==> job 6814 <==
==> flow/design.v <==
`timescale 1ns / 1ps
module SelectionOfAvatar(
	input [1:0] mode,
	input [5:0] userID,
	input [1:0] candidate,  
	input CLK,
	input rst,  
	output reg [1:0] ballotBoxId,
	output reg [5:0] numberOfRegisteredVoters,
	output reg [5:0] numberOfVotesWinner,  
	output reg [1:0] WinnerId,
	output reg AlreadyRegistered,
	output reg AlreadyVoted,
	output reg NotRegistered,
	output reg VotingHasNotStarted,
	output reg RegistrationHasEnded
	);
    reg [5:0] registered [0:63];
    reg [5:0] voted [0:63];
    integer i, clock, registeredNum, votedNum;
    integer airV, fireV, waterV, earthV;
	always @(posedge CLK)
	begin
	if (rst) begin
        clock = 0;
		registeredNum = 0;
		votedNum = 0;
		airV = 0;
		fireV = 0;
		waterV = 0;
		earthV = 0;
		for(i=0; i<64; i = i+1) begin
            registered[i]=6'b000000;
            voted[i]=6'b000000;
        end
        ballotBoxId =0;
        numberOfRegisteredVoters=0;
        numberOfVotesWinner=0;
        WinnerId=0;
        AlreadyRegistered=0;
        AlreadyVoted=0;
        NotRegistered=0;
        VotingHasNotStarted=0;
        RegistrationHasEnded=0;
	end
	else begin
		clock=clock+1;
        ballotBoxId =0;
        numberOfRegisteredVoters=0;
        numberOfVotesWinner=0;
        WinnerId=0;
        AlreadyRegistered=0;
        AlreadyVoted=0;
        NotRegistered=0;
        VotingHasNotStarted=0;
        RegistrationHasEnded=0;
        if(clock<=100) begin
            ballotBoxId=userID[5:4];
            if(mode==1) begin
                VotingHasNotStarted=1;
            end
            if(mode==0) begin
                if(registered[userID]==0) begin
                    registered[userID]=1;
                    ballotBoxId=userID[5:4];
                    registeredNum=registeredNum+1;
                end
                else begin 
                    AlreadyRegistered=1;
                    ballotBoxId=userID[5:4];
                end
            end
            numberOfRegisteredVoters=registeredNum;
        end
        else if(clock<=200) begin
            ballotBoxId=userID[5:4];
            numberOfRegisteredVoters=registeredNum;
            if(mode==0) begin
                RegistrationHasEnded=1;
            end
            if(mode==1) begin
                if(registered[userID]==1) begin
                    if(voted[userID]==0)begin
                        voted[userID]=1;
                        if(candidate==0)begin
                            airV=airV+1;
                        end
                        if(candidate==1)begin
                            fireV=fireV+1;
                        end
                        if(candidate==2)begin
                            waterV=waterV+1;
                        end
                        if(candidate==3)begin
                            earthV=earthV+1;
                        end
                    end 
                    else begin
                        AlreadyVoted=1;
                    end   
                end
                else begin
                    NotRegistered=1;
                end
            end    
        end
        else if(clock>200) begin
            numberOfRegisteredVoters=registeredNum;
            numberOfVotesWinner=airV;
            WinnerId=2'b0;
            if (fireV > numberOfVotesWinner) begin
				numberOfVotesWinner = fireV;
				WinnerId = 2'b01;
			end
			if (waterV > numberOfVotesWinner) begin
				numberOfVotesWinner = waterV;
				WinnerId = 2'b10;
			end
			if (earthV> numberOfVotesWinner) begin
				numberOfVotesWinner = earthV;
				WinnerId = 2'b11;
			end
        end
	end
	end
endmodule
==> flow/run.sh <==
#!/bin/bash
# the make line also repeats each setting of config.mk as NAME=value (left out here)
make -C /OpenROAD-flow-scripts/flow DESIGN_CONFIG=/design/flow/config.mk WORK_HOME=/design/flow/orfs CLKGATE_MAP_FILE= finish
==> flow/config.mk <==
export PLATFORM = sky130hd
export DESIGN_NAME = SelectionOfAvatar
export DESIGN_NICKNAME = SelectionOfAvatar
export VERILOG_FILES = /design/flow/design.v
export SDC_FILE = /design/flow/constraint.sdc
export NUM_CORES = 4
export LEC_CHECK = 0
export ABC_AREA = 1
export CAP_MARGIN = 40
export CELL_PAD_IN_SITES_DETAIL_PLACEMENT = 1
export CORE_ASPECT_RATIO = 1.34
export CORE_MARGIN = 2
export CORE_UTILIZATION = 35
export CTS_CLUSTER_DIAMETER = 326
export GPL_ROUTABILITY_DRIVEN = 0
export GPL_TIMING_DRIVEN = 0
export MIN_ROUTING_LAYER = met2
export SLEW_MARGIN = 10
export TNS_END_PERCENT = 30
==> flow/constraint.sdc <==
create_clock -name core_clock -period 7.27 [get_ports {CLK}]
set_input_delay 1.4540 -clock core_clock [delete_from_list [all_inputs] [get_ports {CLK}]]
set_output_delay 1.4540 -clock core_clock [all_outputs]
set_load 0.01 [all_outputs]
==> job 5205: changes against job 6814 <==
==> flow/config.mk (replaced) <==
export PLATFORM = sky130hd
export DESIGN_NAME = SelectionOfAvatar
export DESIGN_NICKNAME = SelectionOfAvatar
export VERILOG_FILES = /design/flow/design.v
export SDC_FILE = /design/flow/constraint.sdc
export NUM_CORES = 4
export LEC_CHECK = 0
export CAP_MARGIN = 20
export CORE_MARGIN = 2
export CORE_UTILIZATION = 40
export SLEW_MARGIN = 20
==> flow/constraint.sdc (replaced) <==
create_clock -name core_clock -period 5.71 [get_ports {CLK}]
set_input_delay 1.1420 -clock core_clock [delete_from_list [all_inputs] [get_ports {CLK}]]
set_output_delay 1.1420 -clock core_clock [all_outputs]
set_load 0.01 [all_outputs]
==> job 3086: changes against job 6814 <==
==> flow/config.mk (replaced) <==
export PLATFORM = sky130hd
export DESIGN_NAME = SelectionOfAvatar
export DESIGN_NICKNAME = SelectionOfAvatar
export VERILOG_FILES = /design/flow/design.v
export SDC_FILE = /design/flow/constraint.sdc
export NUM_CORES = 4
export LEC_CHECK = 0
export ABC_AREA = 1
export CAP_MARGIN = 20
export CORE_ASPECT_RATIO = 0.83
export CORE_MARGIN = 8
export CORE_UTILIZATION = 40
export CTS_CLUSTER_SIZE = 24
export MIN_ROUTING_LAYER = met1
export PLACE_DENSITY_LB_ADDON = 0.15
export SETUP_SLACK_MARGIN = -0.12
export SLEW_MARGIN = 20
==> flow/constraint.sdc (replaced) <==
create_clock -name core_clock -period 6.0 [get_ports {CLK}]
set_input_delay 1.2000 -clock core_clock [delete_from_list [all_inputs] [get_ports {CLK}]]
set_output_delay 1.2000 -clock core_clock [all_outputs]
set_load 0.01 [all_outputs]
==> results.ini <==
[final_layout]
n_all_inverters=60

[critical_path]
cp-endpoint=numberOfVotesWinner[4]
cp_slowest_cell=dfxtp_1
rrSetupSlack_ps=470
critPathTopFamily=AND-OR/OR-AND gates

[synthesis]
ys_seq_share_pct=38.63
fa_ha_area_share_pct=2.089
synth_area_mm2=0.01498

[power_and_ir_drop]
p_sw_w=0.001035
internal_power_w=0.003412
clockPowerShare_pct=49.2

[placed_design]
dp_slack_ps=124.3

[run_status]
status=complete, no violations

(the above is from job 5205)
==> results.ini <==
[run_status]
status=complete, no violations

[power_and_ir_drop]
internal_power_w=0.003340

[final_layout]
n_all_inverters=222

[critical_path]
critPathTopFamily=simple AND/OR/NAND/NOR gates
cp-endpoint=numberOfVotesWinner[4]

[synthesis]
ys_seq_share_pct=36.80
synth_area_mm2=0.01572

[placed_design]
dp_slack_ps=764.9

(the above is from job 3086)
==> results.ini <==
[placed_design]
dp_slack_ps=1674

[run_status]
status=complete, no violations

[critical_path]
critPathTopFamily=AND-OR/OR-AND gates
cp-endpoint=numberOfVotesWinner[1]

[synthesis]
synth_area_mm2=0.01572
ys_seq_share_pct=36.80
fa_ha_area_share_pct=1.989

[final_layout]
n_all_inverters=222

(the above is from job 6814)


==> inputs of exp/tundra <==
// SelectionOfAvatar: RTL as listed in full above, without the edits since
clock: 4.74 ns
lec_check: 0
abc_area: 1
cap_margin: 20
core_margin: 2
core_utilization: 66
slew_margin: 20
run.sh (not shown) runs the stock make flow with config.mk's settings and CLKGATE_MAP_FILE=.
==> inputs of exp/sierra, as changes to exp/tundra <==
Settings changed: ABC_AREA 1 to unset, CORE_UTILIZATION 66 to 72, CTS_CLUSTER_SIZE set to 21, PLACE_DENSITY set to 0.7.
==> flow/constraint.sdc (replaced) <==
create_clock -name core_clock -period 2.94 [get_ports {CLK}]
set_input_delay 0.5880 -clock core_clock [delete_from_list [all_inputs] [get_ports {CLK}]]
set_output_delay 0.5880 -clock core_clock [all_outputs]
set_load 0.01 [all_outputs]
==> inputs of exp/xenon, as changes to exp/tundra <==
Settings changed: CORE_UTILIZATION 66 to 72, CTS_CLUSTER_DIAMETER set to 386, CTS_CLUSTER_SIZE set to 20, PLACE_DENSITY_LB_ADDON set to 0.24, SETUP_SLACK_MARGIN set to -0.33.
==> flow/constraint.sdc (replaced) <==
create_clock -name core_clock -period 3.8 [get_ports {CLK}]
set_input_delay 0.7600 -clock core_clock [delete_from_list [all_inputs] [get_ports {CLK}]]
set_output_delay 0.7600 -clock core_clock [all_outputs]
set_load 0.01 [all_outputs]
==> run notes <==
Implementation numbers.

- For reference, the post-synthesis area per instance comes to 6.50 um2.
- Per the OpenROAD floorplan log, the area of the die is about 0.023 mm2.
- The number of clock buffers added by TritonCTS is 18.
- The synthesized netlist devotes 1.99% of its cell area to adder and majority cells.
- The count of antenna diodes in the layout is 0.
- The dominant delay contributor by cell family on the critical path reads AND-OR/OR-AND gates.
- The dominant power group in this design is registers.
- After layout, the worst setup slack is -0.623 ns.
- STA puts the critical path data required time at approximately 4.2 ns.
- The worst-case hold path end point is registered[39][0].
- The run finished, with violations left.
- The layout checks failed on setup timing.
- Per the finish-stage timing summary, setup violations number 8.
- The combinational power is about 220 uW.
Source of the figures above: exp/xenon

==> run notes <==
Implementation numbers.

- The area enclosed by the die boundary is between 0.02 and 0.025 mm2.
- The area share of the leading cell type in the synthesized netlist is between 30% and 40%.
- The mean cell area of the mapped netlist reads about 8.5 um2.
- The first error in the log reads "[ERROR DPL-0038] Utilization greater than 100%, impossible to legalize".
- By area the synthesized netlist is led by sky130_fd_sc_hd__dfxtp_1 (39%), sky130_fd_sc_hd__nand2_1 (5.0%), sky130_fd_sc_hd__o2bb2ai_1 (3.7%).
- The warning tally printed by Yosys for this design is 3.
- The flow did not finish.
- The failing step is clock tree synthesis.
- The adder-cell share of the synthesized area is around 2.1%.
Source of the figures above: exp/sierra

==> run notes <==
Implementation numbers.

- The cell area after placement is ~0.016 mm2.
- Per STA, the worst path accumulates the most delay in the family simple AND/OR/NAND/NOR gates.
- The mean cell area of the mapped netlist reads 6.50 um2.
- CTS added clock buffers totalling 34.
- The maximum fanout along the worst path reads 7.
- The final-report setup violation count is 0.
- The run finished with no timing, DRC or antenna violations.
- The adder-cell share of the synthesized area is 1.99%.
- The combinational power reads roughly 160 uW.
- The least setup slack across all paths after layout reads approximately 0.26 ns.
- Looking at the hold checks, the worst path lands on registered[22][0].
- The area enclosed by the die boundary reads 0.0251 mm2.
- The largest power group is the clock network.
- The count of antenna diodes in the layout is 0.
- Global routing used about a third of the available tracks across all layers.
Source of the figures above: exp/tundra

Power is estimated from default activity; no workload was simulated.
